## top
module top(
    input clk,              
    input rst,              
    input cyc,              
    input stb,              
    input we,               
	input [3:0] wb_sel,     
    input [31:0] adr,       
    input [31:0] dat_mosi,  
    output reg [31:0] dat_miso,  
    output reg ack,             
    output reg err              
);
For scale: ~3900 cells after synthesis, ~30000 µm² of cells after synthesis.
Settings: LEC_CHECK=0, ABC_AREA=1, CAP_MARGIN=20, CORE_MARGIN=2, CORE_UTILIZATION=40, MIN_ROUTING_LAYER=met2, SLEW_MARGIN=20; clock period 7.79 ns.
run.sh (not shown) runs the stock make flow with config.mk's settings and CLKGATE_MAP_FILE=.
The first run completed with no timing, DRC or antenna violations.
Then changed:
Settings changed: ABC_AREA 1 to not set, CORE_UTILIZATION 40 to 68, CTS_CLUSTER_DIAMETER set to 356, CTS_CLUSTER_SIZE set to 24, MIN_ROUTING_LAYER met2 to not set, SETUP_SLACK_MARGIN set to -0.7.
Clock period 7.79 ns to 7.49 ns, I/O delays scaled along.
What happened: Now the flow finished but fails on setup timing. Setup slack degrades by 0.69 ns. Final cell count drops by 43%. Synthesized cell count drops by 42%. Die area drops by 47%. Hold slack degrades by 0.063 ns. Power drops by 22%. Sequential power climbs by about 4%. Via count drops by 50%. Clock skew drops by 0.0044 ns.
Then changed:
Settings changed: CORE_UTILIZATION 68 to 72, CTS_CLUSTER_DIAMETER 356 to not set, CTS_CLUSTER_SIZE 24 to not set, PLACE_DENSITY_LB_ADDON set to 0.0, SETUP_SLACK_MARGIN -0.7 to 1.78.
Clock period 7.49 ns to 5.98 ns, I/O delays scaled along.
Outcome: The new run produced a layout that fails on setup timing; clock-buffer cell count grows by 28; worst hold slack gets better by 0.064 ns; non-clock buffer count grows by 93; critical path depth shrinks by 2.
Then changed:
Settings changed: ABC_AREA set to 0, CORE_UTILIZATION 72 to 58, MIN_ROUTING_LAYER set to met2, PLACE_DENSITY set to 0.78, PLACE_DENSITY_LB_ADDON 0.0 to not set, SETUP_SLACK_MARGIN 1.78 to not set.
Clock period 5.98 ns to 6.55 ns, I/O delays scaled along.
Outcome:
- The changed run completed and failed the layout checks on setup timing
- sequential cell count is unchanged
- clock-buffer cell count fell by 2
- cell count rose slightly
- cell area fell by a few percent
- global-route usage rose by 4.7 points
- routed wire length fell by a few percent
- worst setup slack gains 0.40 ns
- die size rose by a quarter to a third
Then changed:
Settings changed: ABC_AREA 0 to not set, CAP_MARGIN 20 to 0, CORE_UTILIZATION 58 to 72, CTS_CLUSTER_DIAMETER set to 380, MIN_ROUTING_LAYER met2 to not set, PLACE_DENSITY 0.78 to not set, PLACE_DENSITY_LB_ADDON set to 0.0.
Clock period 6.55 ns to 7.0 ns, I/O delays scaled along.
The changed run completed, yet does not pass: setup timing.
Core utilization goes up by 16 points.
Wire length goes up by 0.97%.
Power goes down by 4.3%.
Count of clock-buffer cells in the layout goes down by 2.
Design area goes down by 0.56%.
First-iteration DRC count goes down by 67%.
Worst hold slack is worse by 0.016 ns.
Cell count goes down by 3.8%.
Then changed:
Settings changed: CAP_MARGIN 0 to 20, CORE_UTILIZATION 72 to 62, CTS_CLUSTER_DIAMETER 380 to not set, PLACE_DENSITY_LB_ADDON 0.0 to not set.
Clock period 7.0 ns to 5.03 ns, I/O delays scaled along.
After rerunning:
- The new run produced a layout that fails on setup timing
- cell count increases by 6.7%
- synthesized area is unchanged
- count of clock-buffer cells in the layout climbs by 2
- core utilization goes down by 8.3 points
- combinational power rose by 52%
- global-route usage fell by 4.6 points
- worst setup slack degrades by 1.8 ns
- via count went down by 0.58%

========
yarrow:
top again, from the RTL that the note above started with.
Settings: LEC_CHECK=0, ABC_AREA=0, CAP_MARGIN=20, CELL_PAD_IN_SITES_GLOBAL_PLACEMENT=3, CORE_MARGIN=2, CORE_UTILIZATION=21, CTS_CLUSTER_DIAMETER=154, CTS_CLUSTER_SIZE=25, GPL_TIMING_DRIVEN=0, MIN_ROUTING_LAYER=met1, PLACE_DENSITY=0.78, SLEW_MARGIN=10, TNS_END_PERCENT=75; clock period 6.89 ns.
[yarrow] flow finished | final checks: failed | reasons: setup timing
Edits applied to the flow inputs when going from yarrow to indigo:
==> flow/config.mk <==
export PLATFORM = sky130hd
export DESIGN_NAME = top
export DESIGN_NICKNAME = top
export VERILOG_FILES = /design/flow/design.v
export SDC_FILE = /design/flow/constraint.sdc
export NUM_CORES = 4
export LEC_CHECK = 0
export CAP_MARGIN = 20
export CORE_MARGIN = 2
export CORE_UTILIZATION = 58
export SETUP_SLACK_MARGIN = -0.7
export SLEW_MARGIN = 20
==> flow/constraint.sdc <==
create_clock -name core_clock -period 7.49 [get_ports {clk}]
set_input_delay 1.4980 -clock core_clock [delete_from_list [all_inputs] [get_ports {clk}]]
set_output_delay 1.4980 -clock core_clock [all_outputs]
set_load 0.01 [all_outputs]
--- outcome ---
Complete run, failing final checks: yarrow, reason setup timing.
Finished, but not clean: indigo, with setup timing.
Where relative slew slack is concerned, yarrow is outperformed by indigo.
Total detailed-routing wirelength on indigo is ahead of yarrow.
Across both runs, largest fanout on the critical path was lower for indigo than for yarrow.
Lower net switching power figure was reported by yarrow, not indigo.
Re share of the synthesized netlist area taken by xor and xnor gates: no difference whatsoever between indigo and yarrow.
Final instance area in indigo is 1100 um2 lower than in yarrow
| shortest period the worst path allows | lower: indigo |
Looking at combined global-route utilization of all metal layers across yarrow and indigo, the one that comes out lower is yarrow.
Reported for yarrow and indigo, number of sequential cells turned out identical to the last digit.
Clock transition time at the flip-flop clock pins of the worst setup and hold paths sits lower in indigo than in yarrow.
The inputs of pepper differ from those of indigo as listed below.
--- a/flow/config.mk
+++ b/flow/config.mk
@@ -6,7 +6,10 @@
 export NUM_CORES = 4
 export LEC_CHECK = 0
-export CAP_MARGIN = 20
+export CAP_MARGIN = 40
+export CORE_ASPECT_RATIO = 0.89
 export CORE_MARGIN = 2
-export CORE_UTILIZATION = 58
-export SETUP_SLACK_MARGIN = -0.7
+export CORE_UTILIZATION = 72
+export CTS_CLUSTER_SIZE = 15
+export PLACE_DENSITY_LB_ADDON = 0.03
+export SETUP_SLACK_MARGIN = 1.3
 export SLEW_MARGIN = 20
==> flow/constraint.sdc <==
create_clock -name core_clock -period 5.03 [get_ports {clk}]
set_input_delay 1.0060 -clock core_clock [delete_from_list [all_inputs] [get_ports {clk}]]
set_output_delay 1.0060 -clock core_clock [all_outputs]
set_load 0.01 [all_outputs]
Notes after the runs:
Reported for pepper and indigo, complex-gate fraction of the synthesized area turned out identical to the last digit. Note that the power in sequential cells recorded for pepper amounts to 1.5 times the value seen in indigo. pepper finished every stage; the final checks, however, were not passed, the failures being setup timing. Fraction of standard cell area that is sequential is lower on pepper. pepper reports a higher last weighted congestion value of the routability-driven placer than indigo does. indigo → pepper: part of the total power dissipated in combinational logic increased 1.0 points, instance area after placement increased 5.0%.
Power is estimated from default activity; no workload was simulated.
